## v11
==> flow/design.v <==
package cordic_pkg;
    localparam int XY_W = 16;
    localparam int ANGLE_W = 32;
    localparam int MAX_ITER = 32;  
    localparam logic signed [31:0] ANG_PI = 32'sh8000_0000;
    localparam logic signed [31:0] ANG_PI_2 = 32'sh4000_0000;
    localparam logic signed [15:0] KINV_Q15 = 16'sd19898;  
    localparam int KINV_SHIFT = 15;
    localparam real PI = 3.14159265358979323846;
    function automatic logic signed [MAX_ITER-1:0] atan_lut(input int unsigned idx);
        case (idx)
          0: atan_lut = 32'sh2000_0000;
          1: atan_lut = 32'sh12E4_051D;
          2: atan_lut = 32'sh09FB_385B;
          3: atan_lut = 32'sh0511_11D4;
          4: atan_lut = 32'sh028B_0D43;
          5: atan_lut = 32'sh0145_77E1;
          6: atan_lut = 32'sh00A2_EC1E;
          7: atan_lut = 32'sh0051_F155;
          8: atan_lut = 32'sh0028_F953;
          9: atan_lut = 32'sh0014_7E6E;
          10: atan_lut = 32'sh000A_7CC8;
          11: atan_lut = 32'sh0005_3E64;
          12: atan_lut = 32'sh0002_9F32;
          13: atan_lut = 32'sh0001_4F99;
          14: atan_lut = 32'sh0000_A7CC;
          15: atan_lut = 32'sh0000_53E6;
          default: atan_lut = 32'sd0;
        endcase
    endfunction
endpackage
module cordic_stage #(
    parameter int XYI = 19,
    parameter int ANGLE_W = 32,
    parameter int I = 0,
    parameter logic MODE = 1'b0  
)(
    input logic clk,
    input logic rst_n,
    input logic ce,
    input logic signed [XYI:0] x_in,
    input logic signed [XYI:0] y_in,
    input logic signed [ANGLE_W-1:0] z_in,
    output logic signed [XYI:0] x_out,
    output logic signed [XYI:0] y_out,
    output logic signed [ANGLE_W-1:0] z_out
);
    typedef enum logic {MODE_ROT = 1'b0, MODE_VEC = 1'b1} cordic_mode_e;
    logic signed [XYI:0] x_shr;
    logic signed [XYI:0] y_shr;
    logic signed [ANGLE_W-1:0] atan_i;
    logic dir;
    always_comb begin
        x_shr = x_in >>> I;
        y_shr = y_in >>> I;
        atan_i = $signed(cordic_pkg::atan_lut(I));
        dir = (MODE == MODE_ROT) ? z_in[ANGLE_W-1] : y_in[XYI];
    end
    always_ff @(posedge clk or negedge rst_n) begin
        if (!rst_n) begin
            x_out <= '0;
            y_out <= '0;
            z_out <= '0;
        end else if (ce) begin
            if (MODE == MODE_ROT) begin
                x_out <= dir ? (x_in + y_shr) : (x_in - y_shr);
                y_out <= dir ? (y_in - x_shr) : (y_in + x_shr);
                z_out <= dir ? (z_in + atan_i) : (z_in - atan_i);
            end else begin
                x_out <= dir ? (x_in - y_shr) : (x_in + y_shr);
                y_out <= dir ? (y_in + x_shr) : (y_in - x_shr);
                z_out <= dir ? (z_in - atan_i) : (z_in + atan_i);
            end
        end
      end
endmodule
module cordic_preproc #(
  parameter int XY_W = 16,
  parameter int XYI = 19,
  parameter int ANGLE_W = 32
)(
  input logic clk,
  input logic rst_n,
  input logic ce,
  input logic load,
  input logic signed [XY_W-1:0] x_in,
  input logic signed [XY_W-1:0] y_in,
  input logic [ANGLE_W-1:0] angle_in,
  output logic signed [XYI:0] x0,
  output logic signed [XYI:0] y0,
  output logic signed [ANGLE_W-1:0] z0
);
  logic signed [ANGLE_W-1:0] ang_s;
  logic [1:0] quadrant;
  logic signed [XYI:0] x_ext, y_ext;
  always_comb begin
    ang_s = $signed(angle_in);
    quadrant = ang_s[ANGLE_W-1 -: 2];
    x_ext = {{(XYI-XY_W+1){x_in[XY_W-1]}}, x_in};
    y_ext = {{(XYI-XY_W+1){y_in[XY_W-1]}}, y_in};
  end
  always_ff @(posedge clk or negedge rst_n) begin
    if (!rst_n) begin
      x0 <= '0;
      y0 <= '0;
      z0 <= '0;
    end else if (ce) begin
      if (load) begin
        unique case (quadrant)
          2'b00, 2'b11: begin
            x0 <= x_ext;
            y0 <= y_ext;
            z0 <= ang_s;
          end
          2'b01: begin
            x0 <= -y_ext;
            y0 <= x_ext;
            z0 <= ang_s - $signed(cordic_pkg::ANG_PI_2);
          end
          2'b10: begin
            x0 <= y_ext;
            y0 <= -x_ext;
            z0 <= ang_s + $signed(cordic_pkg::ANG_PI_2);
          end
        endcase
      end
    end
  end
endmodule
module cordic_rotator #(
    parameter int XY_W = 16,
    parameter int ANGLE_W = 32,
    parameter int ITER = 16,
    parameter int GUARD = 3,
    parameter int GAIN_COMP = 0
)(
    input logic clk,
    input logic rst_n,
    input logic in_valid,
    output logic in_ready,
    input logic signed [XY_W-1:0] x_start,
    input logic signed [XY_W-1:0] y_start,
    input logic signed [ANGLE_W-1:0] angle,
    output logic out_valid,
    input logic out_ready,
    output logic signed [XY_W-1:0] cosine,
    output logic signed [XY_W-1:0] sine
);
    logic stall;
    logic accept;
    assign stall = out_valid && !out_ready;
    assign in_ready = !stall;
    assign accept = in_valid && in_ready;
    logic [ITER:0] vld;
    always_ff @(posedge clk or negedge rst_n) begin
        if (!rst_n) begin
            vld <= '0;
        end else if (!stall) begin
            vld <= {vld[ITER-1:0], accept};
        end
    end
    assign out_valid = vld[ITER];
    localparam int XYI = XY_W + GUARD;
    logic signed [XYI:0] x0;
    logic signed [XYI:0] y0;
    logic signed [ANGLE_W-1:0] z0;
    cordic_preproc #(
        .XY_W(XY_W),
        .XYI(XYI),
        .ANGLE_W(ANGLE_W)
    ) u_preproc (
        .clk(clk),
        .rst_n(rst_n),
        .ce(!stall),
        .load(accept),
        .x_in(x_start),
        .y_in(y_start),
        .angle_in(angle),
        .x0(x0),
        .y0(y0),
        .z0(z0)
    );
    logic signed [XYI:0] x_pipe [0:ITER];
    logic signed [XYI:0] y_pipe [0:ITER];
    logic signed [ANGLE_W-1:0] z_pipe [0:ITER];
    assign x_pipe[0] = x0;
    assign y_pipe[0] = y0;
    assign z_pipe[0] = z0;
    genvar i;
    generate
        for (i = 0; i < ITER; i++) begin : STG
            cordic_stage #(
                .XYI(XYI),
                .ANGLE_W(ANGLE_W),
                .I(i),
                .MODE(1'b0) 
            ) u_stage (
                .clk(clk),
                .rst_n(rst_n),
                .ce(!stall),
                .x_in(x_pipe[i]),
                .y_in(y_pipe[i]),
                .z_in(z_pipe[i]),
                .x_out(x_pipe[i+1]),
                .y_out(y_pipe[i+1]),
                .z_out(z_pipe[i+1])
            );
         end
    endgenerate
    logic signed [XYI:0] cos_raw, sin_raw;
    assign cos_raw = x_pipe[ITER];
    assign sin_raw = y_pipe[ITER];
    localparam int MULT_W = (XYI+1) + 16;
    logic signed [MULT_W-1:0] cos_prod, sin_prod;
    logic signed [XYI:0] cos_sc, sin_sc;
    always_comb begin
        cos_prod = $signed(cos_raw) * $signed(cordic_pkg::KINV_Q15);
        sin_prod = $signed(sin_raw) * $signed(cordic_pkg::KINV_Q15);
        cos_sc = $signed(cos_prod >>> cordic_pkg::KINV_SHIFT);
        sin_sc = $signed(sin_prod >>> cordic_pkg::KINV_SHIFT);
    end
    logic signed [XYI:0] cos_sel, sin_sel;
    always_comb begin
      if (GAIN_COMP) begin
        cos_sel = cos_sc;
        sin_sel = sin_sc;
      end else begin
        cos_sel = cos_raw;
        sin_sel = sin_raw;
      end
    end
    assign cosine = cos_sel[XY_W-1:0];
    assign sine = sin_sel[XY_W-1:0];
endmodule
module cordic_rot_top (
    input logic clk,
    input logic rst_n,
    input logic in_valid,
    output logic in_ready,
    input logic signed [15:0] x_start,
    input logic signed [15:0] y_start,
    input logic signed [31:0] angle,
    output logic out_valid,
    input logic out_ready,
    output logic signed [15:0] cosine,
    output logic signed [15:0] sine
);
    cordic_rotator #(
        .XY_W(16),
        .ANGLE_W(32),
        .ITER(16),
        .GUARD(3),
        .GAIN_COMP(1)
    ) u_rot (
        .clk(clk),
        .rst_n(rst_n),
        .in_valid(in_valid),
        .in_ready(in_ready),
        .x_start(x_start),
        .y_start(y_start),
        .angle(angle),
        .out_valid(out_valid),
        .out_ready(out_ready),
        .cosine(cosine),
        .sine(sine)
    );
endmodule
clock: 6.81 ns
lec_check: 0
abc_area: 1
cap_margin: 20
cell_pad_in_sites_detail_placement: 0
core_margin: 2
core_utilization: 72
cts_cluster_size: 13
gpl_timing_driven: 1
place_density_lb_addon: 0.23
setup_slack_margin: 1.18
slew_margin: 20
tns_end_percent: 75
run.sh (not shown) runs the stock make flow with config.mk's settings and CLKGATE_MAP_FILE=.
v11 finished all stages; layout check result: FAIL, due to setup timing.
diff inputs: v11 => v43
- SETUP_SLACK_MARGIN: 1.18 -> unset
- GPL_TIMING_DRIVEN: 1 -> unset
- ABC_AREA: 1 -> unset
- CTS_CLUSTER_SIZE: 13 -> 23
- PLACE_DENSITY_LB_ADDON: 0.23 -> unset
- CELL_PAD_IN_SITES_DETAIL_PLACEMENT: 0 -> unset
- TNS_END_PERCENT: 75 -> unset
- the clock period (ns, I/O delays scaled along): 6.81 -> 6.07
### Flow results
- Looking at synthesized chip area reported by yosys across v43 and v11, the one that comes out lower is v43.
- In v43 the implementation ran to completion but is not tape-out ready, as the final checks report setup timing.
- v43 and v11 ended up with roughly the same layout sequential cell count.
- v11 was larger in final cell area than v43.
- Diff v43 and v11: fraction of standard cell area in multi-input logic higher in v11
Modified inputs, v57 compared to v43
- CAP_MARGIN now 15, was 20
- CTS_CLUSTER_SIZE no longer set, was 23
- SETUP_SLACK_MARGIN now 1.45, previously not set
- the clock period (ns, I/O delays scaled along) now 5.94, was 6.07
### Flow results
From the logs: v57 reached the end of the flow and failed the layout checks with setup timing. Compared v57 vs v43, and worst endpoint data arrival time is up in v57. In v57 relative to v43, final RePlAce weighted congestion had gone down slightly. Diff v43 -> v57: reg-to-reg setup timing slack now sits higher, overall routed net length now sits higher.
Here is what was changed in the inputs of v2 compared with v57.
- putting ABC_AREA at 1 where nothing was set
- putting PLACE_DENSITY_LB_ADDON at 0.21 where nothing was set
- swapping 15 for 20 in CAP_MARGIN
- clearing SETUP_SLACK_MARGIN, which used to be 1.45
- putting CTS_CLUSTER_SIZE at 13 where nothing was set
- swapping 5.94 for 5.81 in the clock period (ns, I/O delays scaled along)
Results
- STATUS run=v2 STAGES=ALL_DONE FINAL_CHECKS=FAILED CAUSE=setup timing
- Diff v57 -> v2: effective utilization at floorplan held; final wirelength grew by 35%; data required time of the critical path moved down.
- Simple-gate share of the synthesized area (lower): v57
- Routed length on met1 sits higher in v2 than in v57.
- Taking v57 as the reference, in v2 antenna diode count moved up, number of non-clock inverters rose 190%.
Edits applied to the flow inputs when going from v2 to v33:
- removing ABC_AREA (formerly 1)
- removing CTS_CLUSTER_SIZE (formerly 13)
- removing PLACE_DENSITY_LB_ADDON (formerly 0.21)
- changing CORE_UTILIZATION from 72 to 63
- changing the clock period (ns, I/O delays scaled along) from 5.81 to 8.39
Notes after the runs:
From the logs: v33 reached the end of the flow and failed the layout checks with setup timing.
Comparing v33 against v2, there is no change at all in number of buffer cells added on primary ports.
Compared with v2, in v33 final cell count has decreased, flip-flop and latch share of the layout cell area has increased, setup slack has increased, count of buffers not belonging to the clock network in the layout has decreased.


== run 1 ==
Starts from the design.v that is shown in full above.
clock: 4.65 ns
lec_check: 0
cap_margin: 20
cell_pad_in_sites_detail_placement: 0
core_aspect_ratio: 1.54
core_margin: 2
core_utilization: 55
gpl_timing_driven: 0
hold_slack_margin: 0.05
place_density: 0.81
slew_margin: 25
tns_end_percent: 75
Final checks on run 1, whose flow otherwise completed, came back failing, citing negative setup slack.
Input changes introduced in run 2 (baseline for comparison: run 1):
Settings: an added CTS_CLUSTER_DIAMETER of 68; a change of CORE_ASPECT_RATIO from 1.54 to 0.61; a deleted CELL_PAD_IN_SITES_DETAIL_PLACEMENT that had been 0; a change of SLEW_MARGIN from 25 to 30; a deleted TNS_END_PERCENT that had been 75; a deleted PLACE_DENSITY that had been 0.81; an added MAX_ROUTING_LAYER of met4; an added ABC_AREA of 1; a deleted HOLD_SLACK_MARGIN that had been 0.05; a change of CORE_UTILIZATION from 55 to 40; a change of the clock period (ns, I/O delays scaled along) from 4.65 to 8.5.
==> results <==
Run 2 finished every step from synthesis to the final layout, and the layout passed the timing, design-rule and antenna checks.
Weighted congestion at the end of routability-driven global placement ends up lower on run 2.
Run 2 vs. run 1: area after synthesis went up by 19000 µm².
Input-level comparison between run 3 and run 2:
Settings: changing SLEW_MARGIN from 30 to 20; removing MAX_ROUTING_LAYER (formerly met4); removing CORE_ASPECT_RATIO (formerly 0.61); removing GPL_TIMING_DRIVEN (formerly 0); removing CTS_CLUSTER_DIAMETER (formerly 68); removing ABC_AREA (formerly 1); changing the clock period (ns, I/O delays scaled along) from 8.5 to 8.39.
Results
- Comparing run 2 with run 3, the floorplan core density came out essentially unchanged.
- | wire length | higher: run 2 |
- Hold slack delta for run 3 relative to run 2: 6.1 ps lower
- Looking at post-synthesis cell count, run 3 sits 6082 below run 2.
- Going from run 2 to run 3, the sequential share of layout area was found to have gone up by 3.7 points.
- Going from run 2 to run 3, wire length of the first global-routing pass fell 46%; count of standard-cell rows rose 18%.
The inputs of run 4 differ from those of run 3 as listed below.
Settings: GPL_TIMING_DRIVEN newly set to 0; CTS_CLUSTER_DIAMETER newly set to 68; SLEW_MARGIN changed from 20 to 30; CORE_ASPECT_RATIO newly set to 1.41; ABC_AREA newly set to 1; MAX_ROUTING_LAYER newly set to met5; the clock period (ns, I/O delays scaled along) changed from 8.39 to 8.5.
Results
Run 4 reached the final stage; the timing, design-rule and antenna checks on its layout passed.
The total core area in run 3 is 0.852 times that in run 4.
Relative to run 3, layout-stage area growth over the synthesis result decreased by 0.19 points in run 4.
As far as sequential cell area is concerned, run 3 and run 4 perform about the same.
A largest family of logic cells by area of AND-OR/OR-AND gates is what run 3 shows, while simple AND/OR/NAND/NOR gates belongs to run 4.


== lagoon ==
// cordic_rot_top: RTL as listed in full above, without the edits since
Settings: LEC_CHECK=0, ABC_AREA=1, CAP_MARGIN=20, CELL_PAD_IN_SITES_DETAIL_PLACEMENT=0, CORE_MARGIN=2, CORE_UTILIZATION=72, CTS_CLUSTER_DIAMETER=28, CTS_CLUSTER_SIZE=13, GPL_TIMING_DRIVEN=1, PLACE_DENSITY_LB_ADDON=0.23, SETUP_SLACK_MARGIN=1.54, SLEW_MARGIN=20, TNS_END_PERCENT=75; clock period 6.81 ns.
What the final checks of lagoon revealed, after a flow that finished every stage, was a layout that fails on setup timing.
The inputs of fjord differ from those of lagoon as listed below.
- GPL_TIMING_DRIVEN removed (was 1)
- ABC_AREA removed (was 1)
- CTS_CLUSTER_SIZE removed (was 13)
- CORE_UTILIZATION changed from 72 to 40
- CTS_CLUSTER_DIAMETER removed (was 28)
- TNS_END_PERCENT removed (was 75)
- PLACE_DENSITY_LB_ADDON removed (was 0.23)
- CELL_PAD_IN_SITES_DETAIL_PLACEMENT removed (was 0)
- SETUP_SLACK_MARGIN removed (was 1.54)
- the clock period (ns, I/O delays scaled along) changed from 6.81 to 8.5
### Flow results
- fjord completed end to end with timing, DRC and antenna clean.
- Changes observed in fjord relative to lagoon: design area decreased by 25000 um^2 relative to the old numbers, routed wire length decreased by about 35% relative to the old numbers.
- Compared to lagoon, fjord has synthesized area 15% lower.
- Higher count of fill cells added during filler insertion among lagoon and fjord: fjord
- Estimated wirelength of the detail-placed design in fjord is 93000 um lower than in lagoon
- Between fjord and lagoon, it is fjord whose total routing resource utilization after global routing is lower, by 26 points.
- Worst hold path class: input port to asynchronous set/reset pin -> lagoon, flop to flop -> fjord
- Floorplan net count for fjord: about 30% down relative to lagoon


Setup of run A:
RTL: the design.v shown in full above, as it stands there.
clock: 8.86 ns
lec_check: 0
cap_margin: 5
cell_pad_in_sites_global_placement: 1
core_margin: 2
core_utilization: 40
cts_cluster_diameter: 50
max_routing_layer: met4
min_routing_layer: met1
place_density_lb_addon: 0.13
setup_slack_margin: -0.36
slew_margin: 20
[flow] run A | stages: complete | final checks: fail | reason: setup timing
Edits applied to the flow inputs when going from run A to run B:
Settings: GPL_TIMING_DRIVEN newly set to 0; MAX_ROUTING_LAYER changed from met4 to met5; ABC_AREA newly set to 1; PLACE_DENSITY_LB_ADDON removed (was 0.13); the clock period (ns, I/O delays scaled along) changed from 8.86 to 14.0.
--- outcome ---
- Cell area in run B is about 18% higher than in run A
- Comparing run B against run A, there is no change at all in level count of the clock H-tree.
- Of the two values seen for start point of the critical path, u_rot.STG[15].u_stage.y_out[6] was produced by run A and u_rot.STG[15].u_stage.x_out[11] by run B.
- In the route summary, run B ends up with a via count exceeding that of run A.
- Run B reached the final stage; the timing, design-rule and antenna checks on its layout passed.
Modified inputs, run C compared to run B
Settings: CELL_PAD_IN_SITES_GLOBAL_PLACEMENT: 1 -> unset; CAP_MARGIN: 5 -> 20; MIN_ROUTING_LAYER: met1 -> unset; MAX_ROUTING_LAYER: met5 -> met4; CTS_CLUSTER_DIAMETER: 50 -> unset; ABC_AREA: 1 -> unset; CORE_ASPECT_RATIO: unset -> 0.61; SETUP_SLACK_MARGIN: -0.36 -> unset; the clock period (ns, I/O delays scaled along): 14.0 -> 8.5.
==> comparison <==
- Status: core utilization parity (run C, run B)
- | post-route fraction of the period consumed by the critical path | lower: run B |
- In the flow results for run B and run C, the number of cells in the finished layout apart from fillers is smaller on run C.
